File: design/flow/run.sh
#!/bin/bash
# the make line also repeats each setting of config.mk as NAME=value (left out here)
make -C /OpenROAD-flow-scripts/flow DESIGN_CONFIG=/design/flow/config.mk WORK_HOME=/design/flow/orfs CLKGATE_MAP_FILE= finish
File: design/flow/config.mk
export PLATFORM = sky130hd
export DESIGN_NAME = alu_top
export DESIGN_NICKNAME = alu_top
export VERILOG_FILES = /design/flow/design.v
export SDC_FILE = /design/flow/constraint.sdc
export NUM_CORES = 4
export LEC_CHECK = 0
export CAP_MARGIN = 20
export CORE_MARGIN = 2
export CORE_UTILIZATION = 40
export SETUP_SLACK_MARGIN = 2.43
export SLEW_MARGIN = 20
File: design/flow/constraint.sdc
create_clock -name core_clock -period 14.2 [get_ports {clk}]
set_input_delay 2.8400 -clock core_clock [delete_from_list [all_inputs] [get_ports {clk}]]
set_output_delay 2.8400 -clock core_clock [all_outputs]
set_load 0.01 [all_outputs]
File: design/flow/design.v
module alu_top(clk, a, b, op, out, carry_out, over_flow, zero);
input clk;
input [31:0] a, b;
input [2:0] op;
output reg [31:0] out;
output reg carry_out, over_flow, zero;
reg [31:0] a_r, b_r;
reg [2:0] op_r;
wire [31:0] alu_out;
wire alu_carry_out, alu_over_flow, alu_zero;
ALU alu_core(a_r, b_r, op_r, alu_out, alu_carry_out, alu_over_flow, alu_zero);
always @(posedge clk) begin
	a_r <= a;
	b_r <= b;
	op_r <= op;
	out <= alu_out;
	carry_out <= alu_carry_out;
	over_flow <= alu_over_flow;
	zero <= alu_zero;
end
endmodule

module xorgate(a, b, out);
output[31:0] out;
input wire[31:0] a, b;
generate  
genvar index;
for (index = 0; index<32; index = index + 1)
	begin: xorgen
		xor xor1(out[index], a[index], b[index]);
	end
endgenerate
endmodule
module andgate(a, b, out);
output[31:0] out;
input[31:0] a, b;
generate  
genvar index;
for (index = 0; index<32; index = index + 1)
	begin: andgen
		and and1(out[index], a[index], b[index]);  
	end
endgenerate
endmodule
module orgate(a, b, out);
output[31:0] out;
input[31:0] a, b;
generate  
genvar index;
for (index = 0; index<32; index = index + 1)
	begin: orgen
		or or1(out[index], a[index], b[index]);
	end
endgenerate
endmodule
module adder(sum, carryout, a, b, carryin);
output sum, carryout;
input a, b, carryin;
xor sumbit(sum, a, b, carryin);
and bc(b_c, b, carryin);
and ac(a_c, a, carryin);
and ab(a_b, a, b);
or cout(carryout, b_c, a_c, a_b);
endmodule
module adder32Bit(addo, carryout, over_flow, A, B, carry_in);
output[31:0] addo;  
output carryout;  
output over_flow;  
input[31:0] A;  
input[31:0] B;  
input carry_in;
wire[31:0] carry_oarray;
adder adder_init (addo[0], carry_oarray[0], A[0], B[0], carry_in);
adder adder1 (addo[1], carry_oarray[1], A[1], B[1], carry_oarray[0]);
generate  
genvar index;
for (index = 2; index<32; index = index + 1)
	begin: add32b
	adder addergen (addo[index], carry_oarray[index], A[index], B[index], carry_oarray[index-1]);
	end
endgenerate
assign carryout = carry_oarray[31];
wire abxor, abcoutxor;
xor xor1(abxor, A[31], B[31]);
xor xor2(abcoutxor, carryout, abxor);
xor xor3(over_flow, addo[31], abcoutxor);
endmodule 
module slt(sum, overflow, slto);
input[31:0] sum;
input overflow;
output slto;
xor slt_xor(slto, sum[31], overflow);
endmodule
module structuralMultiplexer(out, mux_command, ando, oro, xoro, addo, slto);
output[31:0] out;
input[2:0] mux_command;  
input[31:0] ando;  
input[31:0] oro;  
input[31:0] xoro;  
input[31:0] addo;  
input slto;  
wire[2:0] inv_command;
wire[31:0] enableand, enableor, enablexor, enableadd;  
wire enableslt;  
not notCommand0(inv_command[0], mux_command[0]);  
not notCommand1(inv_command[1], mux_command[1]);
not notCommand2(inv_command[2], mux_command[2]);
and slt_and(enableslt, slto, inv_command[2], mux_command[1], inv_command[0]);
generate
genvar index;
for (index = 0; index<32; index = index + 1)
	begin: muxgen 
		and ando_and(enableand[index], ando[index], inv_command[2], mux_command[1], mux_command[0]);  
		and oro_and(enableor[index], oro[index], mux_command[2], inv_command[1], inv_command[0]);  
		and xoro_and(enablexor[index], xoro[index], inv_command[2], inv_command[1], mux_command[0]);  
		and addo_and(enableadd[index], addo[index], inv_command[2], inv_command[1], inv_command[0]);  
		or or1(out[index], enableand[index],  enableor[index], enablexor[index], enableadd[index], enableslt);  
	end
endgenerate
endmodule
module LUT(mux_command, a_inv, b_inv, carry_in, allow_overflow, addr);
output reg[2:0] mux_command;
output reg a_inv;
output reg b_inv;
output reg carry_in;
output reg allow_overflow;
input[2:0] addr;
always @ (addr) begin
	case(addr)
	3'd0: begin mux_command = 3'b000; a_inv = 0; b_inv = 0; carry_in = 0; allow_overflow = 1; end  
	3'd1: begin mux_command = 3'b000; a_inv = 0; b_inv = 1; carry_in = 1; allow_overflow = 1; end  
	3'd2: begin mux_command = 3'b001; a_inv = 0; b_inv = 0; carry_in = 0; allow_overflow = 1; end  
	3'd3: begin mux_command = 3'b010; a_inv = 0; b_inv = 1; carry_in = 1; allow_overflow = 0; end  
	3'd4: begin mux_command = 3'b011; a_inv = 0; b_inv = 0; carry_in = 0; allow_overflow = 1; end  
	3'd6: begin mux_command = 3'b011; a_inv = 1; b_inv = 1; carry_in = 0; allow_overflow = 1; end  
	3'd7: begin mux_command = 3'b100; a_inv = 0; b_inv = 0; carry_in = 0; allow_overflow = 1; end  
	3'd5: begin mux_command = 3'b100; a_inv = 1; b_inv = 1; carry_in = 0; allow_overflow = 1; end  
default: $display("Please check inputs");
endcase
end
endmodule
module ALU(a, b, addr, out, carry_out, over_flow, zero);
input[31:0] a, b;
input[2:0] addr;  
output[31:0] out;
output carry_out, over_flow, zero;
wire carry_in, b_inv;  
wire a_inv, allow_overflow;  
wire[2:0] mux_command;
wire[31:0] A, B;  
wire[31:0] addo, xoro, ando, oro;
wire slto;
LUT lookuptable(mux_command, a_inv, b_inv, carry_in, allow_overflow, addr);
generate
genvar index;
for (index = 0; index<32; index = index + 1)
	begin: abinv_gen
		xor a_invgen(A[index], a[index], a_inv);  
		xor b_invgen(B[index], b[index], b_inv);  
	end
endgenerate
andgate and_gate(A, B, ando);  
orgate or_gate(A, B, oro);  
xorgate xor_gate(A, B, xoro);  
adder32Bit add_gate(addo, carry_out, over_flow, A, B, carry_in);  
slt slt_gate(addo, over_flow, slto);
and allowoverflow_and(overflow, over_flow, allow_overflow);
structuralMultiplexer mux_structure(out, mux_command, ando, oro, xoro, addo, slto);
wire[31:0] equal;
generate  
genvar index1;
for (index1 = 0; index1 <32; index1 = index1+1)begin
                nor nor1(equal[index1], out[index1], 0);
end
endgenerate
and and1(zero, equal[0], equal[1], equal[2], equal[3],equal[4],equal[5],equal[6],equal[7],equal[8],equal[9],equal[10],equal[11],equal[12],equal[13],equal[14],equal[15],equal[16],equal[17],equal[18],equal[19],equal[20],equal[21],equal[22],equal[23],equal[24],equal[25],equal[26],equal[27],equal[28],equal[29],equal[30],equal[31]);
endmodule
==> results of run 1 <==
layout make-up:
type / instances / area, sq um / area share (%)
Timing Repair Buffer: 121 / 1190 / 14.9
Multi-Input combinational cell: 419 / 3840 / 48.2
Inverter: 79 / 297 / 3.72
Clock inverter: 6 / 65.1 / 0.815
Tap cell: 188 / 235 / 2.95
Sequential cell: 105 / 2110 / 26.5
Clock buffer: 10 / 239 / 2.99
Antenna cell: 1 / 2.50 / 0.0314
timing repair:
item	4_1_cts	5_1_grt
setup buffers	6	5
resized	19	16
endpoints found under the setup margin	35	35
pin swaps	6	5
per-layer routing:
| metal | part of all wire (%) | vias up |
|---|---|---|
| met5 | 0 | - |
| met4 | 2.8 | 0 |
| met3 | 6.2 | 25 |
| met2 | 48 | 171 |
| met1 | 43 | 2238 |
| li1 | - | 2272 |
through the flow:
| step | hold WS, ns | cells | setup slack, ns |
|---|---|---|---|
| floorplan | 0.657 | 641 | 1.29 |
| global placement | 0.892 | 901 | 0.844 |
| detailed placement | 0.890 | 901 | 0.541 |
| CTS | 0.898 | 923 | 0.761 |
| global route | 0.970 | 928 | 0.524 |
| finish | 0.896 | 929 | 0.775 |
==> results.toml, run 1 <==
# yosys + openroad results
[sta]
period_needed_ns = 13.43
final.setup_skew_ns = 0.00599
rsz0062_at_grt = "true"
slew_viol_final = 0
final.setup.tns_ns = 0
period_used_pct = 94.5
setup_viol = 0
max_freq_ghz = 0.0745
hold_viol_final = 0
tightestPinTransition_ns = 0.868
slew-limit-headroom_pct = 42.0

[flow_run]
tool_warnings = 63
maxCapViolCount = 0

[worst_setup_path]
cp-endpoint = "zero"
crit_buf_inv = 3
max_stage_delay_ns = 0.50
reg2reg_to = "zero"
crit_start = "alu_core.a_inv"
ff2ff_setup_slack_ns = 0.77
path_delay_family = "adder cells"
worstReg2RegStart = "alu_core.a_inv"
slowest_stage = "mux4_2"
cp.depth = 41
criticalPathCategory = "flop to flop"
reg2reg_depth = 41
cp-end-kind = "flop"
startpoint_type = "flop"
crit_path_max_fanout = 7
crit_top_cell = "fa_2"
arrival_ns = 13.73
required_ns = 14.50

[power_and_ir_drop]
vdd_ir_drop_max_uv = 77.9
power_uw = 1090
power_switching_uw = 379
seq_power_uw = 352
swShare_pct = 34.7
p_clk_share_pct = 23.3
powerClk_uw = 255
powerDensity_nw_per_um2 = 137
p_int_uw = 714
pwr-share-comb_pct = 44.5
top_power_group = "combinational logic"
p_leak_uw = 0.00359
comb_cell_power_uw = 486
seqPwrFrac_pct = 32.2

[yosys]
synthFlopType = "dfxtp_1"
xor_share_pct = 9.23
mux_share_pct = 3.61
floorplan.nets = 808
netlist_area_sq_um = 6170
yosysWarnings = 6
synthTopLogicFamily = "adder cells"
syn_area_per_cell_sq_um = 9.62
yosysTopAreaCell = "dfxtp_1"
edf_count = 0
ys_sh_adder_pct = 24.1
synth.most_common_cell = "dfxtp_1"
netlist_top_cells_count = "105 x dfxtp_1, 78 x inv_1, 66 x ha_1"
ys_top_cells_by_area = "dfxtp_1 34%, ha_1 13%, fa_1 11%"
synth.distinct_cells = 60
ys_sh_simple_pct = 10.0
top_area_share_pct = 34.1
postSynthSeqShare_pct = 34.1
synth_stat.cells = 641
synth-area-yosys_sq_um = 6170
netlist_instances = 641
synth_flops = 105
synthArstFlopShare_pct = 0
compound_area_share_pct = 11.5

[place]
port_buffers = 102
dpl_cell_area_sq_um = 7450
place.gp.congestion = 0.901
hpwl_um = 12800

[floorplan]
pin_count = 103
die_x_um = 128
core_sq_um = 15100
die_h_um = 128
fp-utilization_pct = 40.7
rows = 45
dieArea_sq_um = 16400

[cells_and_area]
fillers = 1366
stdcell_area_sq_um = 7980
syn2layout_area_growth_pct = 29.4
nets = 902
fin_util_pct = 52.7

[global_route]
grt_pass1_wl_um = 26300
grt_use_met3_pct = 5.26
gr-usage-met1_pct = 27.9
gr-usage-met2_pct = 34.9
grt_overflow = 0
grt.busiest_layer = "met2"
antenna_found_initial = 0
track_usage_pct = 21.5
grt_pass1_vias = 4788
grt_max_degree = 66

[cts]
cts_buffer_depth = 2
clk_pin_slew_ns = 0.07
cts_hold_buf = 0
cts_sinks = 105
cts_tree = "done"
cts.root.buffer_cell = "clkbuf_16"
htree_levels = 3
cts_buffers = 9
clk_latency_ns = 0.36

[drt]
totalWireLength_um = 17200
viasPerCell = 5.07
dr.pass1.iters = 8
ant_nets = 0
drc = 0
drt_first_iter_violations = 333
vias = 4706
wire_per_inst_um = 18.5

[worst_hold_path]
holdPathEnd = "out[29]"
hp-start = "a_r[29]"
whs_path_depth = 6
min_path_type = "flop to flop"

[status]
run_status = "complete, no violations"
==> run 2, diff against run 1 <==
Settings changed: ABC_AREA set to 0, CELL_PAD_IN_SITES_DETAIL_PLACEMENT set to 0, CELL_PAD_IN_SITES_GLOBAL_PLACEMENT set to 1, CORE_ASPECT_RATIO set to 1.76, CORE_UTILIZATION 40 to 55, CTS_CLUSTER_DIAMETER set to 189, CTS_CLUSTER_SIZE set to 20, GPL_ROUTABILITY_DRIVEN set to 0, MAX_ROUTING_LAYER set to met4, PLACE_DENSITY_LB_ADDON set to 0.16, SETUP_SLACK_MARGIN 2.43 to 2.27, TNS_END_PERCENT set to 50.
Clock period 14.2 ns to 7.92 ns, I/O delays scaled along.
==> run 2 against run 1 <==
Effect of this change: the layout now fails its checks (setup timing); sequential cell count stayed put; final area up 7.3%; die area shrank 26%; sequential share of layout area down 1.8 points; routed wire length grew 2.3%; via count increased by 12%; synthesized cell count unchanged; setup slack got worse by 6.3 ns; hold slack better by 0.033 ns; fmax is essentially flat; critical path type unchanged.
==> results.toml, run 2 <==
# yosys + openroad results
[sta]
max_freq_ghz = 0.0744
period_needed_ns = 13.44
slew-limit-headroom_pct = 45.9
final.setup.tns_ns = -176.40
timing.final.ws_setup_ns = -5.52
rsz0062_at_grt = "true"
hold_viol_final = 0
tightestPinTransition_ns = 0.811
whs_ns = 0.929
setup_viol = 35
slew_viol_final = 0
final.setup_skew_ns = 0.00979
period_used_pct = 170

[power_and_ir_drop]
top_power_group = "combinational logic"
p_int_uw = 1410
power_uw = 2130
vdd_ir_drop_max_uv = 200
comb_cell_power_uw = 1000
powerDensity_nw_per_um2 = 249
powerClk_uw = 497
power_switching_uw = 721
pwr-share-comb_pct = 47.1
seq_power_uw = 629
swShare_pct = 33.9
p_clk_share_pct = 23.3
seqPwrFrac_pct = 29.5
p_leak_uw = 0.00402

[worst_hold_path]
holdPathEnd = "out[3]"
whs_path_depth = 5
hp-start = "a_r[3]"
min_path_type = "flop to flop"

[cts]
cts_buffers = 9
clk_latency_ns = 0.35
cts_tree = "done"
htree_levels = 3
cts.root.buffer_cell = "clkbuf_16"
cts_hold_buf = 0
clk_pin_slew_ns = 0.08
cts_buffer_depth = 2
cts_sinks = 105

[worst_setup_path]
arrival_ns = 13.73
required_ns = 8.21
cp-end-kind = "flop"
criticalPathCategory = "flop to flop"
path_delay_family = "adder cells"
crit_start = "alu_core.a_inv"
reg2reg_to = "zero"
reg2reg_depth = 42
max_stage_delay_ns = 0.48
cp-endpoint = "zero"
cp.depth = 42
crit_buf_inv = 4
worstReg2RegStart = "alu_core.a_inv"
startpoint_type = "flop"
crit_path_max_fanout = 7
slowest_stage = "mux4_2"
ff2ff_setup_slack_ns = -5.52
crit_top_cell = "fa_2"

[yosys]
postSynthSeqShare_pct = 34.1
compound_area_share_pct = 11.5
synth-area-yosys_sq_um = 6170
yosysTopAreaCell = "dfxtp_1"
top_area_share_pct = 34.1
floorplan.nets = 808
netlist_instances = 641
synthArstFlopShare_pct = 0
xor_share_pct = 9.23
synth_stat.cells = 641
syn_area_per_cell_sq_um = 9.62
synthTopLogicFamily = "adder cells"
synth.distinct_cells = 60
ys_top_cells_by_area = "dfxtp_1 34%, ha_1 13%, fa_1 11%"
synth.most_common_cell = "dfxtp_1"
synth_flops = 105
netlist_top_cells_count = "105 x dfxtp_1, 78 x inv_1, 66 x ha_1"
mux_share_pct = 3.61
ys_sh_adder_pct = 24.1
netlist_area_sq_um = 6170
yosysWarnings = 6
ys_sh_simple_pct = 10.0
edf_count = 0
synthFlopType = "dfxtp_1"

[status]
so.violations = "setup timing"
run_status = "finished with violations"

[drt]
ant_nets = 0
dr.pass1.iters = 7
wire_per_inst_um = 18.4
viasPerCell = 5.53
drc = 0
totalWireLength_um = 17600
vias = 5284
antenna_cells = 0
drt_first_iter_violations = 348

[place]
hpwl_um = 12800
port_buffers = 102
dpl_cell_area_sq_um = 7980

[global_route]
track_usage_pct = 30.2
grt_pass1_wl_um = 27700
grt_max_degree = 66
antenna_found_initial = 0
grt_overflow = 0
grt_pass1_vias = 5596

[cells_and_area]
syn2layout_area_growth_pct = 38.8
fillers = 755
fin_util_pct = 78.0
stdcell_area_sq_um = 8560
nets = 985

[floorplan]
die_x_um = 83.8
dieArea_sq_um = 12100
rows = 51
core_sq_um = 11000
fp-utilization_pct = 56.2
die_h_um = 144
pin_count = 103

[flow_run]
maxCapViolCount = 0
tool_warnings = 63
run 2: layout make-up:
class / instances / area [sq um] / share of cell area, %
timing repair buffer: 204 / 1830 / 21.4
clock inverter: 7 / 111 / 1.30
sequential: 105 / 2110 / 24.6
inverter: 79 / 297 / 3.46
tap: 132 / 165 / 1.93
clock buffer: 9 / 225 / 2.63
multi-input combinational: 419 / 3820 / 44.7
run 2: metrics by stage:
step / worst slack [ns] / std cells
after global placement: -5.18 / 927
after global routing: -5.76 / 955
final: -5.52 / 955
after floorplan: -4.99 / 641
after detailed placement: -5.44 / 927
after CTS: -5.45 / 951
run 2: routing by layer:
layer  wire, um  part of all wire [%]  global-route usage (%)
met2       9580                    55                    56.0
met1       6170                    35                    30.3
met3        933                   5.3                    5.08
met4        875                   5.0                    15.4
met5          0                     0                       -
run 2: repair_timing:
item / 4_1_cts / 5_1_grt
hold endpoints to repair: 0 / 0
buffers inserted: 7 / 4
resized: 22 / 22
endpoints found under the setup margin: 35 / 35
gates cloned: 1 / 0
pin swaps: 4 / 5
==> run 3, diff against run 2 <==
Settings changed: CAP_MARGIN 20 to 35, CELL_PAD_IN_SITES_DETAIL_PLACEMENT 0 to not set, CELL_PAD_IN_SITES_GLOBAL_PLACEMENT 1 to not set, CORE_ASPECT_RATIO 1.76 to not set, CORE_UTILIZATION 55 to 72, CTS_CLUSTER_DIAMETER 189 to 380, CTS_CLUSTER_SIZE 20 to 16, GPL_ROUTABILITY_DRIVEN 0 to not set, MAX_ROUTING_LAYER met4 to not set, PLACE_DENSITY_LB_ADDON 0.16 to 0.2, SETUP_SLACK_MARGIN 2.27 to -0.85, TNS_END_PERCENT 50 to not set.
Clock period 7.92 ns to 12.7 ns, I/O delays scaled along.
==> run 3 against run 2 <==
Effect of this change: the run now fails in 5_1_grt; die area is 23% lower; synthesized cell count stayed put; synthesized area stayed put.
==> results.toml, run 3 <==
# physical design summary
[yosys]
syn_area_per_cell_sq_um = 9.62
synth-area-yosys_sq_um = 6170
xor_share_pct = 9.23
synth.distinct_cells = 60
ys_top_cells_by_area = "dfxtp_1 34%, ha_1 13%, fa_1 11%"
synth_flops = 105
ys_sh_adder_pct = 24.1
synthFlopType = "dfxtp_1"
synth.most_common_cell = "dfxtp_1"
postSynthSeqShare_pct = 34.1
mux_share_pct = 3.61
compound_area_share_pct = 11.5
synth_stat.cells = 641
floorplan.nets = 808
synthArstFlopShare_pct = 0
netlist_area_sq_um = 6170
yosysTopAreaCell = "dfxtp_1"
yosysWarnings = 6
netlist_instances = 641
top_area_share_pct = 34.1
synthTopLogicFamily = "adder cells"
ys_sh_simple_pct = 10.0
edf_count = 0
netlist_top_cells_count = "105 x dfxtp_1, 78 x inv_1, 66 x ha_1"

[cts]
htree_levels = 3
cts_hold_buf = 0
cts_buffer_depth = 2
cts_sinks = 105
cts.root.buffer_cell = "clkbuf_8"
cts_buffers = 9

[status]
first-error = "[ERROR GRT-0232] Routing congestion too high. Check the congestion heatmap in the GUI."
lastStage = "5_1_grt"
run_status = "stopped before the end"

[floorplan]
dieArea_sq_um = 9320
rows = 33
pin_count = 103
die_h_um = 96.6
die_x_um = 96.6
fp-utilization_pct = 74.7
core_sq_um = 8260

[global_route]
track_usage_pct = 77.0
grt_overflow = 82

[place]
hpwl_um = 13000
port_buffers = 102
place.gp.congestion = 1.03
run 3: repair_timing:
item	4_1_cts
pin swaps	39
hold endpoints to repair	0
setup endpoints to repair	32
gates resized	26
setup buffers	6
cloned	0
run 3: routing by layer:
metal | GRT usage (%) | GRT overflow
met1 | 74.7 | 0
met3 | 62.0 | 0
met2 | 93.5 | 41
met5 | 17.3 | 0
met4 | 83.6 | 41
run 3: stage by stage:
step	setup slack, ns	instance area [sq um]	cells	hold WS, ns
after floorplan	-0.843	6300	641	0.657
after global placement	-1.01	7520	846	0.858
after detailed placement	-1.41	7520	846	0.889
after CTS	-1.19	7820	867	0.928
==> run 4, diff against run 3 <==
Settings changed: ABC_AREA 0 to 1, CAP_MARGIN 35 to 10, CELL_PAD_IN_SITES_DETAIL_PLACEMENT set to 1, CORE_ASPECT_RATIO set to 0.78, CORE_UTILIZATION 72 to 40, CTS_CLUSTER_DIAMETER 380 to not set, CTS_CLUSTER_SIZE 16 to not set, GPL_TIMING_DRIVEN set to 0, HOLD_SLACK_MARGIN set to 0.18, PLACE_DENSITY_LB_ADDON 0.2 to 0.16, SETUP_SLACK_MARGIN -0.85 to 1.86, SLEW_MARGIN 20 to 25, TNS_END_PERCENT set to 95.
Clock period 12.7 ns to 12.6 ns, I/O delays scaled along.
==> run 4 against run 3 <==
Effect of this change: now fails the layout checks on setup timing; synthesized area shrank 3.4%; synthesized cell count grew 7.6%; die area grew 70%.
==> results.toml, run 4 <==
# yosys + openroad results
[sta]
period_used_pct = 107
hold_viol_final = 0
setup_viol = 34
max_freq_ghz = 0.0740
final.setup_skew_ns = 0.0103
rsz0062_at_grt = "true"
period_needed_ns = 13.50
timing.final.ws_setup_ns = -0.905
final.setup.tns_ns = -17.22
slew-limit-headroom_pct = 53.4
slew_viol_final = 0
tightestPinTransition_ns = 0.698

[status]
so.violations = "setup timing"
run_status = "finished with violations"

[floorplan]
dieArea_sq_um = 15900
die_x_um = 142
core_sq_um = 14600
fp-utilization_pct = 40.8
die_h_um = 112
pin_count = 103
rows = 39

[worst_setup_path]
path_delay_family = "adder cells"
required_ns = 12.89
criticalPathCategory = "flop to flop"
crit_buf_inv = 6
crit_start = "alu_core.b_inv"
cp-endpoint = "zero"
startpoint_type = "flop"
cp.depth = 46
slowest_stage = "fa_2"
worstReg2RegStart = "alu_core.b_inv"
arrival_ns = 13.80
crit_top_cell = "fa_2"
ff2ff_setup_slack_ns = -0.90
max_stage_delay_ns = 0.41
reg2reg_depth = 46
cp-end-kind = "flop"
reg2reg_to = "zero"
crit_path_max_fanout = 5

[yosys]
synthFlopType = "dfxtp_1"
ys_sh_simple_pct = 16.4
netlist_instances = 690
compound_area_share_pct = 4.70
netlist_top_cells_count = "128 x nand2_1, 105 x dfxtp_1, 97 x inv_1"
xor_share_pct = 9.55
ys_top_cells_by_area = "dfxtp_1 35%, ha_1 14%, fa_1 11%"
synth_flops = 105
synth-area-yosys_sq_um = 5960
synthTopLogicFamily = "adder cells"
yosysWarnings = 6
floorplan.nets = 857
syn_area_per_cell_sq_um = 8.64
netlist_area_sq_um = 5960
synth.distinct_cells = 28
synth_stat.cells = 690
synth.most_common_cell = "nand2_1"
top_area_share_pct = 35.3
mux_share_pct = 0
yosysTopAreaCell = "dfxtp_1"
ys_sh_adder_pct = 24.9
synthArstFlopShare_pct = 0
postSynthSeqShare_pct = 35.3
edf_count = 0

[drt]
wire_per_inst_um = 19.8
drt_first_iter_violations = 319
ant_nets = 0
viasPerCell = 4.98
drc = 0
totalWireLength_um = 20200
antenna_cells = 0
dr.pass1.iters = 4
vias = 5083

[power_and_ir_drop]
pwr-share-comb_pct = 44.3
p_int_uw = 787
powerDensity_nw_per_um2 = 148
powerClk_uw = 282
p_leak_uw = 0.00383
swShare_pct = 35.5
seqPwrFrac_pct = 32.6
seq_power_uw = 398
power_switching_uw = 434
vdd_ir_drop_max_uv = 72.7
p_clk_share_pct = 23.1
comb_cell_power_uw = 541
top_power_group = "combinational logic"

[worst_hold_path]
min_path_type = "flop to flop"
whs_path_depth = 3
holdPathEnd = "out[16]"
hp-start = "alu_core.mux_structure.mux_command[1]"

[global_route]
antenna_found_initial = 0
grt_max_degree = 17
grt_pass1_wl_um = 30800
grt_overflow = 0
track_usage_pct = 26.1
grt_pass1_vias = 5744

[cts]
cts_sinks = 105
cts.root.buffer_cell = "clkbuf_16"
clk_latency_ns = 0.37
cts_tree = "done"
cts_buffer_depth = 2
clk_pin_slew_ns = 0.07
cts_buffers = 9
htree_levels = 3

[cells_and_area]
fin_util_pct = 56.4
fillers = 1643
syn2layout_area_growth_pct = 38.0
nets = 998

[place]
place.gp.congestion = 0.888
hpwl_um = 14300
port_buffers = 102

[flow_run]
maxCapViolCount = 0
tool_warnings = 63
run 4: metal layers:
metal	part of all wire (%)	vias up	wire length (um)	global-route usage [%]
li1	-	2370	-	-
met1	41	2511	8310	31.5
met2	50	165	10100	45.3
met3	6.0	37	1200	6.02
met4	2.8	0	557	9.87
met5	0	-	0	0
run 4: area by class of cell:
type | instances | area [sq um] | share of cell area [%]
multi-input combinational | 454 | 3650 | 44.4
sequential | 105 | 2100 | 25.6
timing repair buffer | 130 | 1310 | 16.0
inverter | 101 | 379 | 4.61
buffer | 30 | 253 | 3.07
clock buffer | 11 | 233 | 2.83
tap | 184 | 230 | 2.80
clock inverter | 5 | 56.3 | 0.685
run 4: repair_timing:
action                                  4_1_cts  5_1_grt
setup buffers                                19        8
hold endpoints to repair                      0        0
pin swaps                                     7        7
gates cloned                                  1        0
endpoints found under the setup margin       35       35
gates resized                                46       38
hold buffers                                  0        0
run 4: stage by stage:
stage / power (uW) / hold slack, ns / instance area [sq um] / setup WS [ns] / std cells
finish: 1220 / 0.833 / 8220 / -0.905 / 1020
global route: 1290 / 0.886 / 8220 / -1.06 / 1020
CTS: 1190 / 0.806 / 8010 / -0.847 / 1012
detailed placement: 878 / 0.775 / 7390 / -0.916 / 976
global placement: 848 / 0.728 / 7390 / -0.798 / 976
floorplan: 680 / 0.666 / 6140 / 0.274 / 690
==> run 5, diff against run 4 <==
Settings changed: ABC_AREA 1 to 0, CAP_MARGIN 10 to 20, CELL_PAD_IN_SITES_DETAIL_PLACEMENT 1 to not set, CORE_ASPECT_RATIO 0.78 to not set, CORE_UTILIZATION 40 to 72, CTS_CLUSTER_DIAMETER set to 218, CTS_CLUSTER_SIZE set to 31, GPL_TIMING_DRIVEN 0 to not set, HOLD_SLACK_MARGIN 0.18 to not set, PLACE_DENSITY_LB_ADDON 0.16 to 0.26, SETUP_SLACK_MARGIN 1.86 to -0.72, SLEW_MARGIN 25 to 20, TNS_END_PERCENT 95 to not set.
Clock period 12.6 ns to 12.4 ns, I/O delays scaled along.
==> run 5 against run 4 <==
Effect of this change: the flow now stops in 5_1_grt; synthesized area increased by 3.5%; die area fell by 41%; synthesized cell count decreased by 7.1%.
==> results.toml, run 5 <==
# physical design summary
[status]
run_status = "stopped before the end"
lastStage = "5_1_grt"
first-error = "[ERROR DPL-0038] Utilization greater than 100%, impossible to legalize"

[cts]
cts.root.buffer_cell = "clkbuf_8"
cts_hold_buf = 0
cts_buffers = 9
cts_buffer_depth = 2
htree_levels = 3
cts_sinks = 105

[yosys]
xor_share_pct = 9.23
ys_sh_simple_pct = 10.0
top_area_share_pct = 34.1
synth.most_common_cell = "dfxtp_1"
edf_count = 0
netlist_top_cells_count = "105 x dfxtp_1, 78 x inv_1, 66 x ha_1"
netlist_area_sq_um = 6170
synth_stat.cells = 641
yosysWarnings = 6
netlist_instances = 641
compound_area_share_pct = 11.5
floorplan.nets = 808
synth-area-yosys_sq_um = 6170
mux_share_pct = 3.61
synth_flops = 105
synth.distinct_cells = 60
synthFlopType = "dfxtp_1"
syn_area_per_cell_sq_um = 9.62
postSynthSeqShare_pct = 34.1
synthArstFlopShare_pct = 0
synthTopLogicFamily = "adder cells"
ys_sh_adder_pct = 24.1
ys_top_cells_by_area = "dfxtp_1 34%, ha_1 13%, fa_1 11%"
yosysTopAreaCell = "dfxtp_1"

[place]
place_ws_ns = -1.20
port_buffers = 102
hpwl_um = 12800
place.gp.congestion = 1.02
dpl_cell_area_sq_um = 7520

[floorplan]
fp-utilization_pct = 74.7
dieArea_sq_um = 9320
core_sq_um = 8260
rows = 33
die_h_um = 96.6
pin_count = 103
die_x_um = 96.6
## run 5: repair_timing
item	4_1_cts
cloned	1
setup buffers	15
endpoints found under the setup margin	31
pin swaps	7
gates resized	46
## run 5: through the flow
step / std cells / utilization, % / hold slack (ns)
floorplan: 641 / - / 0.657
global placement: 846 / 91.0 / 0.880
detailed placement: 846 / 91.0 / 0.862
CTS: 874 / 96.0 / 0.921
==> run 6, diff against run 5 <==
Settings changed: ABC_AREA 0 to 1, CAP_MARGIN 20 to 5, CORE_ASPECT_RATIO set to 1.15, CORE_MARGIN 2 to 5, CORE_UTILIZATION 72 to 71, CTS_CLUSTER_DIAMETER 218 to 328, CTS_CLUSTER_SIZE 31 to not set, GPL_TIMING_DRIVEN set to 0, PLACE_DENSITY_LB_ADDON 0.26 to not set, SETUP_SLACK_MARGIN -0.72 to not set, TNS_END_PERCENT set to 5.
Clock period 12.4 ns to 23.6 ns, I/O delays scaled along.
==> run 6 against run 5 <==
Effect of this change: now clean on timing, DRC and antenna; synthesized area decreased by 3.4%; synthesized cell count increased by 7.6%; die area increased by 11%.
==> results.toml, run 6 <==
# yosys + openroad results
[status]
run_status = "complete, no violations"

[power_and_ir_drop]
seqPwrFrac_pct = 36.8
swShare_pct = 37.7
seq_power_uw = 211
pwr-share-comb_pct = 44.3
p_clk_share_pct = 19.0
top_power_group = "combinational logic"
p_int_uw = 358
power_uw = 575
power_switching_uw = 217
powerDensity_nw_per_um2 = 78.6
powerClk_uw = 109
vdd_ir_drop_max_uv = 49.2
p_leak_uw = 0.00354
comb_cell_power_uw = 254

[cells_and_area]
stdcell_count = 919
nets = 970
syn2layout_area_growth_pct = 22.7
fillers = 357
ff_latch_area_sq_um = 2100
comb_area_sq_um = 3320

[yosys]
ys_sh_adder_pct = 24.9
synth-area-yosys_sq_um = 5960
postSynthSeqShare_pct = 35.3
floorplan.nets = 857
compound_area_share_pct = 4.70
synth.most_common_cell = "nand2_1"
mux_share_pct = 0
yosysWarnings = 6
synth_flops = 105
edf_count = 0
netlist_instances = 690
netlist_top_cells_count = "128 x nand2_1, 105 x dfxtp_1, 97 x inv_1"
synthFlopType = "dfxtp_1"
ys_sh_simple_pct = 16.4
netlist_area_sq_um = 5960
top_area_share_pct = 35.3
synth_stat.cells = 690
ys_top_cells_by_area = "dfxtp_1 35%, ha_1 14%, fa_1 11%"
synthArstFlopShare_pct = 0
xor_share_pct = 9.55
syn_area_per_cell_sq_um = 8.64
yosysTopAreaCell = "dfxtp_1"
synthTopLogicFamily = "adder cells"
synth.distinct_cells = 28

[global_route]
grt_pass1_wl_um = 28600
grt_pass1_vias = 5839
antenna_found_initial = 0
track_usage_pct = 37.0
grt_overflow = 0
grt_max_degree = 18

[worst_setup_path]
reg2reg_depth = 45
slowest_stage = "fa_1"
cp-endpoint = "zero"
cp-end-kind = "flop"
startpoint_type = "flop"
criticalPathCategory = "flop to flop"
crit_start = "alu_core.a_inv"
crit_path_max_fanout = 10
crit_top_cell = "fa_1"
ff2ff_setup_slack_ns = 6.50
path_delay_family = "adder cells"
max_stage_delay_ns = 0.51
reg2reg_to = "zero"
crit_buf_inv = 5
arrival_ns = 17.42
required_ns = 23.92
cp.depth = 45
worstReg2RegStart = "alu_core.a_inv"

[sta]
setup_viol = 0
slew_viol_final = 0
slew-limit-headroom_pct = 43.3
rsz0062_at_grt = "false"
tightestPinTransition_ns = 0.851
final.setup_skew_ns = 0.0173
max_freq_ghz = 0.0585
period_needed_ns = 17.10
final.setup.tns_ns = 0
period_used_pct = 72.4
timing.final.ws_setup_ns = 6.50
hold_viol_final = 0

[drt]
antenna_cells = 0
drc = 0
viasPerCell = 5.93
dr.pass1.iters = 6
totalWireLength_um = 18600
wire_per_inst_um = 20.2
drt_first_iter_violations = 630
vias = 5452
ant_nets = 0

[worst_hold_path]
holdPathEnd = "carry_out"
hp-start = "b_r[31]"
min_path_type = "flop to flop"
whs_path_depth = 3

[cts]
cts_resized = 0
post_cts_buffers = 0
cts.root.buffer_cell = "clkbuf_8"
cts_sinks = 105
cts_hold_buf = 0
cts_buffer_depth = 2
cts_tree = "done"
cts_buffers = 9
clk_latency_ns = 0.38
htree_levels = 3
clk_pin_slew_ns = 0.11

[place]
hpwl_um = 13200
place.gp.congestion = 0.943
dp_cells = 903
port_buffers = 102
place_ws_ns = 6.94

[flow_run]
maxCapViolCount = 0
tool_warnings = 62

[floorplan]
dieArea_sq_um = 10300
pin_count = 103
rows = 35
die_x_um = 95.4
core_sq_um = 8100
fp-utilization_pct = 73.5
die_h_um = 108
run 6: metrics by stage:
| step | instance area (sq um) | util (%) | hold WS (ns) |
|---|---|---|---|
| finish | 7310 | 90.2 | 0.790 |
| global placement | 7120 | 87.9 | 0.732 |
| CTS | 7310 | 90.2 | 0.803 |
| floorplan | 5960 | - | 0.667 |
| detailed placement | 7120 | 87.9 | 0.775 |
| global route | 7310 | 90.2 | 0.867 |
run 6: layout make-up:
cell class	count	share of cell area, %
Multi-Input combinational cell	454	45.4
Timing Repair Buffer	102	14.0
Buffer	30	2.21
Clock buffer	11	2.07
Tap cell	111	1.90
Clock inverter	5	0.531
Inverter	101	5.19
Sequential cell	105	28.8
run 6: layer usage:
metal	routed length, um	track usage, %
met1	5820	39.1
met2	8690	61.5
met3	2330	8.56
met4	1760	30.9
met5	0	0
==> run 7, diff against run 6 <==
Settings changed: ABC_AREA 1 to not set, CAP_MARGIN 5 to 20, CORE_ASPECT_RATIO 1.15 to 0.5, CORE_MARGIN 5 to 2, CORE_UTILIZATION 71 to 72, CTS_CLUSTER_DIAMETER 328 to 256, CTS_CLUSTER_SIZE set to 94, GPL_TIMING_DRIVEN 0 to not set, PLACE_DENSITY set to 0.4, TNS_END_PERCENT 5 to not set.
Clock period 23.6 ns to 7.18 ns, I/O delays scaled along.
==> run 7 against run 6 <==
Effect of this change: the flow now stops in 3_5_place_dp; synthesized cell count shrank 7.1%; die area shrank 9.3%; synthesized area grew 3.5%.
==> results.toml, run 7 <==
# physical design summary
[status]
run_status = "stopped before the end"
lastStage = "3_5_place_dp"
first-error = "[ERROR DPL-0033] detailed placement checks failed during check placement."

[place]
place.gp.congestion = 1.04
port_buffers = 102

[floorplan]
die_h_um = 69.5
dieArea_sq_um = 9370
fp-utilization_pct = 75.7
die_x_um = 135
rows = 23
core_sq_um = 8140
pin_count = 103

[yosys]
synthTopLogicFamily = "adder cells"
yosysWarnings = 6
postSynthSeqShare_pct = 34.1
netlist_area_sq_um = 6170
synth-area-yosys_sq_um = 6170
ys_sh_simple_pct = 10.0
netlist_top_cells_count = "105 x dfxtp_1, 78 x inv_1, 66 x ha_1"
xor_share_pct = 9.23
synthFlopType = "dfxtp_1"
edf_count = 0
synth.distinct_cells = 60
syn_area_per_cell_sq_um = 9.62
synth.most_common_cell = "dfxtp_1"
top_area_share_pct = 34.1
compound_area_share_pct = 11.5
mux_share_pct = 3.61
synth_flops = 105
yosysTopAreaCell = "dfxtp_1"
synth_stat.cells = 641
ys_sh_adder_pct = 24.1
ys_top_cells_by_area = "dfxtp_1 34%, ha_1 13%, fa_1 11%"
floorplan.nets = 808
netlist_instances = 641
synthArstFlopShare_pct = 0
[run 7: metrics by stage]
stage | hold slack (ns) | total power (uW) | setup WS [ns] | std cells
floorplan | 0.657 | 1250 | -5.73 | 641
global placement | 0.834 | 1670 | -5.91 | 912
==> run 8, diff against run 7 <==
Settings changed: CORE_ASPECT_RATIO 0.5 to 1.17, CORE_MARGIN 2 to 8, CORE_UTILIZATION 72 to 33, CTS_CLUSTER_DIAMETER 256 to not set, CTS_CLUSTER_SIZE 94 to 33, GPL_TIMING_DRIVEN set to 1, HOLD_SLACK_MARGIN set to -0.08, MIN_ROUTING_LAYER set to met2, PLACE_DENSITY 0.4 to 0.92, SETUP_SLACK_MARGIN set to 1.18, TNS_END_PERCENT set to 5.
Clock period 7.18 ns to 9.33 ns, I/O delays scaled along.
==> run 8 against run 7 <==
Effect of this change: die area up 150%; synthesized cell count unchanged; now fails the layout checks on setup timing; synthesized area did not move.
==> results.toml, run 8 <==
# yosys + openroad results
[place]
place.gp.congestion = 0.883
hpwl_um = 12900
port_buffers = 102
dp_cells = 1027

[worst_setup_path]
cp.depth = 41
cp-endpoint = "zero"
reg2reg_depth = 41
max_stage_delay_ns = 0.53
slowest_stage = "mux4_2"
startpoint_type = "flop"
arrival_ns = 13.64
crit_start = "alu_core.a_inv"
crit_path_max_fanout = 6
reg2reg_to = "zero"
ff2ff_setup_slack_ns = -4.00
worstReg2RegStart = "alu_core.a_inv"
crit_top_cell = "fa_2"
required_ns = 9.63
path_delay_family = "adder cells"
cp-end-kind = "flop"
crit_buf_inv = 3
criticalPathCategory = "flop to flop"

[worst_hold_path]
holdPathEnd = "out[3]"
hp-start = "a_r[3]"
min_path_type = "flop to flop"
whs_path_depth = 5

[cells_and_area]
comb_area_sq_um = 3750
stdcell_count = 1049
fillers = 1778
nets = 953
syn2layout_area_growth_pct = 35.3
ff_latch_area_sq_um = 2110
fin_util_pct = 45.1

[floorplan]
rows = 54
pin_count = 103
core_sq_um = 18500
fp-utilization_pct = 33.3
die_h_um = 164
die_x_um = 142
dieArea_sq_um = 23300

[cts]
cts.root.buffer_cell = "clkbuf_16"
cts_sinks = 105
htree_levels = 3
cts_buffer_depth = 2
clk_latency_ns = 0.36
clk_pin_slew_ns = 0.07
post_cts_buffers = 0
cts_hold_buf = 0
cts_buffers = 9
cts_tree = "done"

[yosys]
netlist_instances = 641
synthTopLogicFamily = "adder cells"
netlist_area_sq_um = 6170
xor_share_pct = 9.23
synth.most_common_cell = "dfxtp_1"
synth-area-yosys_sq_um = 6170
synth_stat.cells = 641
floorplan.nets = 808
ys_sh_simple_pct = 10.0
mux_share_pct = 3.61
yosysTopAreaCell = "dfxtp_1"
synth.distinct_cells = 60
ys_sh_adder_pct = 24.1
synth_flops = 105
synthFlopType = "dfxtp_1"
edf_count = 0
synthArstFlopShare_pct = 0
syn_area_per_cell_sq_um = 9.62
netlist_top_cells_count = "105 x dfxtp_1, 78 x inv_1, 66 x ha_1"
ys_top_cells_by_area = "dfxtp_1 34%, ha_1 13%, fa_1 11%"
compound_area_share_pct = 11.5
yosysWarnings = 6
top_area_share_pct = 34.1
postSynthSeqShare_pct = 34.1

[drt]
vias = 6756
wire_per_inst_um = 16.4
viasPerCell = 6.44
drt_first_iter_violations = 1510
ant_nets = 0
totalWireLength_um = 17200
dr.pass1.iters = 13
drc = 0

[power_and_ir_drop]
p_leak_uw = 0.00381
power_uw = 1700
p_clk_share_pct = 22.8
pwr-share-comb_pct = 45.8
p_int_uw = 1110
vdd_ir_drop_max_uv = 103
powerClk_uw = 387
swShare_pct = 34.9
comb_cell_power_uw = 780
power_switching_uw = 594
powerDensity_nw_per_um2 = 204
top_power_group = "combinational logic"
seq_power_uw = 534
seqPwrFrac_pct = 31.4

[sta]
timing.final.ws_setup_ns = -4.00
hold_viol_final = 0
setup_viol = 35
max_freq_ghz = 0.0750
final.setup_skew_ns = 0.00721
slew_viol_final = 0
period_needed_ns = 13.33
tightestPinTransition_ns = 0.829
period_used_pct = 143
rsz0062_at_grt = "true"
slew-limit-headroom_pct = 44.6

[global_route]
grt_pass1_vias = 7557
grt_pass1_wl_um = 27200
grt_overflow = 0
gr-usage-met2_pct = 26.9
grt.busiest_layer = "met3"
grt_use_met3_pct = 30.6
grt_max_degree = 66
track_usage_pct = 23.3
antenna_found_initial = 1
gr-usage-met1_pct = 0

[status]
so.violations = "setup timing"
run_status = "finished with violations"

[flow_run]
tool_warnings = 63
maxCapViolCount = 0
## run 8: cell type report
class,instances,share of cell area (%)
well taps,252,3.78
clock buffers,10,2.74
inverters,79,3.55
multi-input cells,419,45.0
diodes,6,0.180
repair buffers,172,18.6
clock inverters,6,0.870
flip-flops and latches,105,25.3
## run 8: metrics by stage
step                setup TNS [ns]  area [sq um]  hold slack (ns)  setup slack (ns)
floorplan                  -110.28          6310            0.657             -3.59
global route               -133.12          8340            0.991             -4.31
finish                     -121.74          8340            0.939             -4.00
detailed placement         -119.52          7960            0.886             -4.03
global placement           -114.12          7960            0.885             -3.89
CTS                        -120.48          8280            0.900             -3.92
## run 8: layer usage
layer / routed length (um) / vias to the layer above
li1: - / 2371
met1: 0 / 2455
met2: 8570 / 1699
met4: 1670 / 6
met3: 6870 / 225
met5: 102 / -
## run 8: what timing repair did
item	4_1_cts	5_1_grt
gates resized	7	17
setup endpoints to repair	35	35
pin swaps	0	0
==> run 9, diff against run 8 <==
Settings changed: CAP_MARGIN 20 to 25, CORE_ASPECT_RATIO 1.17 to not set, CORE_MARGIN 8 to 2, CORE_UTILIZATION 33 to 32, CTS_CLUSTER_DIAMETER set to 30, CTS_CLUSTER_SIZE 33 to 45, HOLD_SLACK_MARGIN -0.08 to not set, MIN_ROUTING_LAYER met2 to not set, PLACE_DENSITY 0.92 to 0.41, SETUP_SLACK_MARGIN 1.18 to not set, TNS_END_PERCENT 5 to 90.
Clock period 9.33 ns to 15.0 ns, I/O delays scaled along.
==> run 9 against run 8 <==
Effect of this change: the run now finishes clean; sequential share of layout area rose by 0.89 points; clock power down 39%; sequential power is 38% lower; power decreased by 40%; non-clock buffer count fell by 29; final area fell by 3.4%; setup slack improved by 4.6 ns; global-route usage decreased by 4.3 points; first-iteration DRC count decreased by 85%; die area decreased by 13%.
==> results.toml, run 9 <==
# yosys + openroad results
[status]
run_status = "complete, no violations"

[yosys]
syn_area_per_cell_sq_um = 9.62
compound_area_share_pct = 11.5
postSynthSeqShare_pct = 34.1
synthTopLogicFamily = "adder cells"
top_area_share_pct = 34.1
netlist_top_cells_count = "105 x dfxtp_1, 78 x inv_1, 66 x ha_1"
netlist_area_sq_um = 6170
synthArstFlopShare_pct = 0
synthFlopType = "dfxtp_1"
xor_share_pct = 9.23
ys_top_cells_by_area = "dfxtp_1 34%, ha_1 13%, fa_1 11%"
ys_sh_adder_pct = 24.1
synth-area-yosys_sq_um = 6170
ys_sh_simple_pct = 10.0
synth_flops = 105
floorplan.nets = 808
synth.most_common_cell = "dfxtp_1"
synth_stat.cells = 641
yosysTopAreaCell = "dfxtp_1"
yosysWarnings = 6
synth.distinct_cells = 60
edf_count = 0
mux_share_pct = 3.61
netlist_instances = 641

[worst_setup_path]
crit_path_max_fanout = 7
arrival_ns = 14.75
startpoint_type = "flop"
cp.depth = 41
ff2ff_setup_slack_ns = 0.55
cp-endpoint = "zero"
worstReg2RegStart = "alu_core.a_inv"
crit_top_cell = "fa_2"
crit_buf_inv = 3
cp-end-kind = "flop"
crit_start = "alu_core.a_inv"
path_delay_family = "adder cells"
reg2reg_depth = 41
reg2reg_to = "zero"
required_ns = 15.31
max_stage_delay_ns = 0.47
slowest_stage = "mux4_2"
criticalPathCategory = "flop to flop"

[cts]
cts.root.buffer_cell = "clkbuf_16"
clk_latency_ns = 0.36
cts_buffers = 9
cts_tree = "done"
cts_buffer_depth = 2
cts_sinks = 105
cts_hold_buf = 0
clk_pin_slew_ns = 0.08
htree_levels = 3

[place]
port_buffers = 102
place.gp.congestion = 0.892
hpwl_um = 14100
dp_cells = 1005

[global_route]
grt_overflow = 0
grt_pass1_wl_um = 29000
antenna_found_initial = 0
grt_max_degree = 66
grt_pass1_vias = 5007
track_usage_pct = 19.1

[drt]
wire_per_inst_um = 18.0
drt_first_iter_violations = 227
viasPerCell = 4.66
drc = 0
totalWireLength_um = 18400
ant_nets = 0
antenna_cells = 0
vias = 4761
dr.pass1.iters = 4

[floorplan]
dieArea_sq_um = 20400
core_sq_um = 18800
rows = 50
fp-utilization_pct = 32.8
die_x_um = 143
pin_count = 103
die_h_um = 143

[sta]
hold_viol_final = 0
rsz0062_at_grt = "false"
period_needed_ns = 14.45
setup_viol = 0
slew-limit-headroom_pct = 45.8
final.setup.tns_ns = 0
final.setup_skew_ns = 0.00851
max_freq_ghz = 0.0692
slew_viol_final = 0
period_used_pct = 96.3
tightestPinTransition_ns = 0.812

[power_and_ir_drop]
powerDensity_nw_per_um2 = 127
vdd_ir_drop_max_uv = 66.1
seqPwrFrac_pct = 32.3
comb_cell_power_uw = 456
swShare_pct = 35.4
p_clk_share_pct = 23.2
p_leak_uw = 0.00366
pwr-share-comb_pct = 44.5
power_uw = 1030
power_switching_uw = 363
seq_power_uw = 332
powerClk_uw = 238
top_power_group = "combinational logic"
p_int_uw = 662

[cells_and_area]
syn2layout_area_growth_pct = 30.6
stdcell_count = 1022
fillers = 1846
nets = 924

[worst_hold_path]
holdPathEnd = "out[3]"
hp-start = "a_r[3]"
whs_path_depth = 5
min_path_type = "flop to flop"

[flow_run]
tool_warnings = 60
maxCapViolCount = 0
[run 9: area by class of cell]
type,count,area (sq um),area share [%]
Clock buffer,10,239,2.97
Clock inverter,6,58.8,0.730
Inverter,79,297,3.68
Multi-Input combinational cell,419,3700,45.9
Sequential cell,105,2110,26.2
Tap cell,260,325,4.04
Timing Repair Buffer,143,1330,16.5
[run 9: per-layer routing]
metal	GRT usage, %	part of all wire (%)	routed length (um)
met5	0	0	0
met4	6.41	2.3	421
met3	3.42	4.7	868
met2	30.6	47	8580
met1	25.9	46	8510
[run 9: repair_timing]
item | 4_1_cts | 5_1_grt
setup endpoints to repair | 32 | 13
buffers inserted | 1 | 0
resized | 12 | 11
cloned | 0 | 0
pin swaps | 1 | 1
[run 9: through the flow]
step | setup slack (ns) | util [%] | instance area, sq um | hold slack (ns)
4_1_cts | 0.0576 | 42.7 | 8030 | 0.912
5_1_grt | 0.0109 | 42.8 | 8060 | 0.971
6_report | 0.553 | 42.8 | 8060 | 0.900
2_1_floorplan | 0.0469 | - | 6220 | 0.657
3_5_place_dp | -0.600 | 40.8 | 7690 | 0.891
3_3_place_gp | -0.424 | 40.8 | 7690 | 0.899
==> run 10, diff against run 9 <==
Settings changed: ABC_AREA set to 1, CAP_MARGIN 25 to 0, CELL_PAD_IN_SITES_DETAIL_PLACEMENT set to 0, CELL_PAD_IN_SITES_GLOBAL_PLACEMENT set to 1, CORE_ASPECT_RATIO set to 1.03, CORE_UTILIZATION 32 to 58, CTS_CLUSTER_DIAMETER 30 to 397, CTS_CLUSTER_SIZE 45 to 20, GPL_ROUTABILITY_DRIVEN set to 0, GPL_TIMING_DRIVEN 1 to not set, MAX_ROUTING_LAYER set to met4, PLACE_DENSITY 0.41 to not set, PLACE_DENSITY_LB_ADDON set to 0.16, SETUP_SLACK_MARGIN set to -0.37, TNS_END_PERCENT 90 to 50.
Clock period 15.0 ns to 7.92 ns, I/O delays scaled along.
==> run 10 against run 9 <==
Effect of this change: now fails the layout checks on setup timing; routed wire length shrank 19%; first-iteration DRC count grew 25%; hold slack lost 0.12 ns; non-clock buffer count grew 13.
==> results.toml, run 10 <==
# yosys + openroad results
[yosys]
netlist_instances = 690
top_area_share_pct = 35.3
ys_sh_adder_pct = 24.9
mux_share_pct = 0
ys_top_cells_by_area = "dfxtp_1 35%, ha_1 14%, fa_1 11%"
xor_share_pct = 9.55
yosysWarnings = 6
netlist_area_sq_um = 5960
synthTopLogicFamily = "adder cells"
synth.distinct_cells = 28
yosysTopAreaCell = "dfxtp_1"
syn_area_per_cell_sq_um = 8.64
synth.most_common_cell = "nand2_1"
compound_area_share_pct = 4.70
synthFlopType = "dfxtp_1"
synthArstFlopShare_pct = 0
synth_flops = 105
postSynthSeqShare_pct = 35.3
ys_sh_simple_pct = 16.4
edf_count = 0
floorplan.nets = 857
synth_stat.cells = 690
netlist_top_cells_count = "128 x nand2_1, 105 x dfxtp_1, 97 x inv_1"
synth-area-yosys_sq_um = 5960

[sta]
slew_viol_final = 0
period_used_pct = 161
hold_viol_final = 0
slew-limit-headroom_pct = 43.3
setup_viol = 35
rsz0062_at_grt = "true"
max_freq_ghz = 0.0784
tightestPinTransition_ns = 0.849
final.setup.tns_ns = -156.34
period_needed_ns = 12.76
final.setup_skew_ns = 0.00752
timing.final.ws_setup_ns = -4.84

[worst_setup_path]
path_delay_family = "adder cells"
crit_start = "b_r[0]"
crit_top_cell = "fa_2"
reg2reg_to = "zero"
criticalPathCategory = "flop to flop"
required_ns = 8.26
worstReg2RegStart = "b_r[0]"
cp-end-kind = "flop"
crit_buf_inv = 3
crit_path_max_fanout = 14
max_stage_delay_ns = 0.39
slowest_stage = "fa_2"
ff2ff_setup_slack_ns = -4.84
arrival_ns = 13.10
cp-endpoint = "zero"
reg2reg_depth = 43
cp.depth = 43
startpoint_type = "flop"

[drt]
drt_first_iter_violations = 284
drc = 0
antenna_cells = 0
wire_per_inst_um = 15.4
ant_nets = 0
totalWireLength_um = 14900
vias = 4938
dr.pass1.iters = 4
viasPerCell = 5.10

[power_and_ir_drop]
power_uw = 1760
top_power_group = "combinational logic"
swShare_pct = 34.7
power_switching_uw = 609
vdd_ir_drop_max_uv = 168
p_leak_uw = 0.00369
p_int_uw = 1150
powerDensity_nw_per_um2 = 226
seqPwrFrac_pct = 35.9
comb_cell_power_uw = 798
seq_power_uw = 631
powerClk_uw = 327
p_clk_share_pct = 18.6
pwr-share-comb_pct = 45.4

[place]
port_buffers = 102
hpwl_um = 10800

[cts]
cts_hold_buf = 0
cts_buffers = 9
clk_latency_ns = 0.39
cts_sinks = 105
cts_buffer_depth = 2
htree_levels = 3
clk_pin_slew_ns = 0.09
cts_tree = "done"
cts.root.buffer_cell = "clkbuf_8"

[floorplan]
die_h_um = 107
rows = 37
fp-utilization_pct = 59.6
dieArea_sq_um = 11100
pin_count = 103
die_x_um = 104
core_sq_um = 10000

[global_route]
grt_pass1_wl_um = 24300
grt_max_degree = 41
antenna_found_initial = 0
grt_overflow = 0
track_usage_pct = 29.1
grt_pass1_vias = 5126

[status]
run_status = "finished with violations"
so.violations = "setup timing"

[flow_run]
maxCapViolCount = 0
tool_warnings = 64

[worst_hold_path]
min_path_type = "flop to flop"
whs_path_depth = 3
holdPathEnd = "carry_out"
hp-start = "b_r[31]"

[cells_and_area]
syn2layout_area_growth_pct = 30.7
nets = 994
run 10: routing by layer:
metal | global-route usage (%) | up-vias | part of all wire (%)
li1 | - | 2361 | -
met1 | 30.8 | 2362 | 39
met2 | 51.1 | 171 | 51
met3 | 7.84 | 44 | 6.4
met4 | 13.3 | 0 | 3.3
met5 | - | - | 0
run 10: timing repair:
item,CTS,global route
endpoints found under the setup margin,35,35
gates resized,15,6
buffers inserted,2,3
pin swaps,3,2
run 10: final cells by class:
class                      count  area (sq um)
tap                          136           170
inverter                     101           379
sequential                   105          2110
clock inverter                 4          53.8
timing repair buffer         156          1450
fill                         718          2210
multi-input combinational    454          3490
clock buffer                  12           135
run 10: metrics by stage:
step                setup slack (ns)  hold WS, ns  std cells  util (%)  area (sq um)
CTS                            -4.79        0.781        965      77.4          7740
finish                         -4.84        0.776        968      77.9          7780
global placement               -4.66        0.767        947      74.9          7490
detailed placement             -4.83        0.749        947      74.9          7490
floorplan                      -4.41        0.666        690         -          6130
global route                   -5.10        0.843        968      77.9          7780
==> run 11, diff against run 10 <==
Settings changed: CELL_PAD_IN_SITES_GLOBAL_PLACEMENT 1 to 0, CORE_UTILIZATION 58 to 69.
Clock period 7.92 ns to 12.4 ns, I/O delays scaled along.
==> run 11 against run 10 <==
Effect of this change: still fails the layout checks on setup timing; die area shrank 15%; fmax shrank 5.9%; non-clock buffer count shrank 9; final area grew 0.64%; critical path type unchanged.
==> results.toml, run 11 <==
# yosys + openroad results
[status]
run_status = "finished with violations"
so.violations = "setup timing"

[floorplan]
rows = 34
core_sq_um = 8420
die_h_um = 98.3
pin_count = 103
dieArea_sq_um = 9390
die_x_um = 95.6
fp-utilization_pct = 70.7

[worst_setup_path]
criticalPathCategory = "flop to flop"
reg2reg_depth = 44
worstReg2RegStart = "b_r[0]"
crit_buf_inv = 4
required_ns = 12.74
cp.depth = 44
crit_top_cell = "fa_2"
slowest_stage = "fa_2"
max_stage_delay_ns = 0.40
cp-end-kind = "flop"
startpoint_type = "flop"
ff2ff_setup_slack_ns = -1.17
crit_start = "b_r[0]"
path_delay_family = "adder cells"
crit_path_max_fanout = 6
cp-endpoint = "zero"
arrival_ns = 13.91
reg2reg_to = "zero"

[power_and_ir_drop]
seqPwrFrac_pct = 33.3
powerDensity_nw_per_um2 = 156
power_switching_uw = 488
powerClk_uw = 207
p_clk_share_pct = 16.9
seq_power_uw = 406
comb_cell_power_uw = 608
swShare_pct = 40.0
pwr-share-comb_pct = 49.8
vdd_ir_drop_max_uv = 100
p_int_uw = 733
p_leak_uw = 0.00369
top_power_group = "combinational logic"

[yosys]
netlist_top_cells_count = "128 x nand2_1, 105 x dfxtp_1, 97 x inv_1"
top_area_share_pct = 35.3
syn_area_per_cell_sq_um = 8.64
netlist_area_sq_um = 5960
synth-area-yosys_sq_um = 5960
synth.distinct_cells = 28
synthTopLogicFamily = "adder cells"
synthArstFlopShare_pct = 0
postSynthSeqShare_pct = 35.3
ys_top_cells_by_area = "dfxtp_1 35%, ha_1 14%, fa_1 11%"
yosysTopAreaCell = "dfxtp_1"
xor_share_pct = 9.55
netlist_instances = 690
compound_area_share_pct = 4.70
synthFlopType = "dfxtp_1"
edf_count = 0
synth.most_common_cell = "nand2_1"
yosysWarnings = 6
mux_share_pct = 0
floorplan.nets = 857
synth_flops = 105
synth_stat.cells = 690
ys_sh_simple_pct = 16.4
ys_sh_adder_pct = 24.9

[sta]
final.setup.tns_ns = -22.96
max_freq_ghz = 0.0737
slew_viol_final = 0
slew-limit-headroom_pct = 36.0
tightestPinTransition_ns = 0.959
period_needed_ns = 13.57
final.setup_skew_ns = 0.0111
rsz0062_at_grt = "true"
setup_viol = 34
hold_viol_final = 0
period_used_pct = 109
timing.final.ws_setup_ns = -1.17

[global_route]
antenna_found_initial = 0
grt_pass1_wl_um = 26900
track_usage_pct = 38.7
grt_overflow = 0
grt_pass1_vias = 5668
grt_max_degree = 41

[place]
hpwl_um = 11100
place_ws_ns = -0.679
port_buffers = 102
dp_cells = 904

[cells_and_area]
stdcell_count = 930
nets = 985
fillers = 291
syn2layout_area_growth_pct = 31.5

[cts]
htree_levels = 3
cts_sinks = 105
cts_tree = "done"
cts.root.buffer_cell = "clkbuf_8"
clk_latency_ns = 0.40
cts_buffers = 9
cts_buffer_depth = 2
clk_pin_slew_ns = 0.11
cts_hold_buf = 0

[flow_run]
tool_warnings = 62
maxCapViolCount = 0

[drt]
vias = 5982
viasPerCell = 6.43
ant_nets = 0
wire_per_inst_um = 23.4
dr.pass1.iters = 12
totalWireLength_um = 21700
drt_first_iter_violations = 856
antenna_cells = 0
drc = 0

[worst_hold_path]
whs_path_depth = 3
min_path_type = "flop to flop"
holdPathEnd = "carry_out"
hp-start = "b_r[31]"
==> run 11: repair_timing <==
| item | in CTS | in global routing |
|---|---|---|
| cloned | 1 | 0 |
| setup endpoints to repair | 13 | 34 |
| endpoints found under the hold margin | 0 | 0 |
| gates resized | 11 | 60 |
| pin swaps | 7 | 12 |
| setup buffers | 2 | 12 |
==> run 11: layout make-up <==
type	count	area [sq um]	area share, %
Clock inverter	6	50.0	0.639
Clock buffer	9	124	1.58
Timing Repair Buffer	147	1440	18.3
Inverter	101	379	4.84
Multi-Input combinational cell	454	3600	45.9
Sequential cell	105	2110	27.0
Tap cell	108	135	1.72
==> run 11: stage by stage <==
step	total power (uW)	utilization, %	cell area, sq um	hold WS, ns
4_1_cts	1100	90.1	7590	0.800
3_5_place_dp	887	87.1	7340	0.757
6_report	1220	93.0	7840	0.825
3_3_place_gp	856	87.1	7340	0.746
5_1_grt	1260	93.0	7840	0.869
2_1_floorplan	690	-	6120	0.667
==> run 11: routing by layer <==
layer | GRT usage (%) | share of wire (%)
met2 | 63.6 | 46
met5 | - | 0
met4 | 24.4 | 10
met1 | 43.1 | 31
met3 | 6.33 | 13
==> run 12, diff against run 11 <==
Settings changed: ABC_AREA 1 to 0, CAP_MARGIN 0 to 10, CORE_ASPECT_RATIO 1.03 to 0.99, CORE_UTILIZATION 69 to 72, HOLD_SLACK_MARGIN set to -0.08, PLACE_DENSITY set to 0.67, PLACE_DENSITY_LB_ADDON 0.16 to not set, SETUP_SLACK_MARGIN -0.37 to 3.0.
Clock period 12.4 ns to 10.3 ns, I/O delays scaled along.
==> run 12 against run 11 <==
Effect of this change: the flow now stops in 5_1_grt; die area is 0.75% lower; synthesized cell count is 7.1% lower; synthesized area up 3.5%.
==> results.toml, run 12 <==
# physical design summary
[status]
run_status = "stopped before the end"
lastStage = "5_1_grt"
first-error = "[ERROR GRT-0232] Routing congestion too high. Check the congestion heatmap in the GUI."

[yosys]
synthFlopType = "dfxtp_1"
synth_flops = 105
synth.distinct_cells = 60
syn_area_per_cell_sq_um = 9.62
floorplan.nets = 808
mux_share_pct = 3.61
edf_count = 0
netlist_area_sq_um = 6170
synth_stat.cells = 641
netlist_instances = 641
ys_top_cells_by_area = "dfxtp_1 34%, ha_1 13%, fa_1 11%"
top_area_share_pct = 34.1
synthTopLogicFamily = "adder cells"
postSynthSeqShare_pct = 34.1
synth.most_common_cell = "dfxtp_1"
ys_sh_adder_pct = 24.1
synthArstFlopShare_pct = 0
yosysTopAreaCell = "dfxtp_1"
ys_sh_simple_pct = 10.0
compound_area_share_pct = 11.5
xor_share_pct = 9.23
yosysWarnings = 6
synth-area-yosys_sq_um = 6170
netlist_top_cells_count = "105 x dfxtp_1, 78 x inv_1, 66 x ha_1"

[floorplan]
core_sq_um = 8300
die_h_um = 96.1
fp-utilization_pct = 74.3
dieArea_sq_um = 9320
pin_count = 103
die_x_um = 97.0
rows = 33

[cts]
htree_levels = 3
cts.root.buffer_cell = "clkbuf_8"
cts_sinks = 105
cts_buffers = 9
cts_buffer_depth = 2

[global_route]
grt_overflow = 9
track_usage_pct = 73.3

[place]
hpwl_um = 14600
port_buffers = 102
dpl_cell_area_sq_um = 7660
place_ws_ns = -3.21
run 12: routing by layer:
metal	GRT overflow	GRT usage, %
met3	1	50.1
met5	-	-
met1	0	69.7
met2	5	92.0
met4	3	81.7
run 12: timing repair:
action,in CTS
gates cloned,1
setup buffers,5
gates resized,36
setup endpoints to repair,35
hold buffers,0
pin swaps,10
run 12: through the flow:
stage / instances / utilization, %
floorplan: 641 / -
global placement: 862 / 92.3
detailed placement: 862 / 92.3
CTS: 883 / 96.4
No activity file was given, so power comes from the tool's default toggle rates.
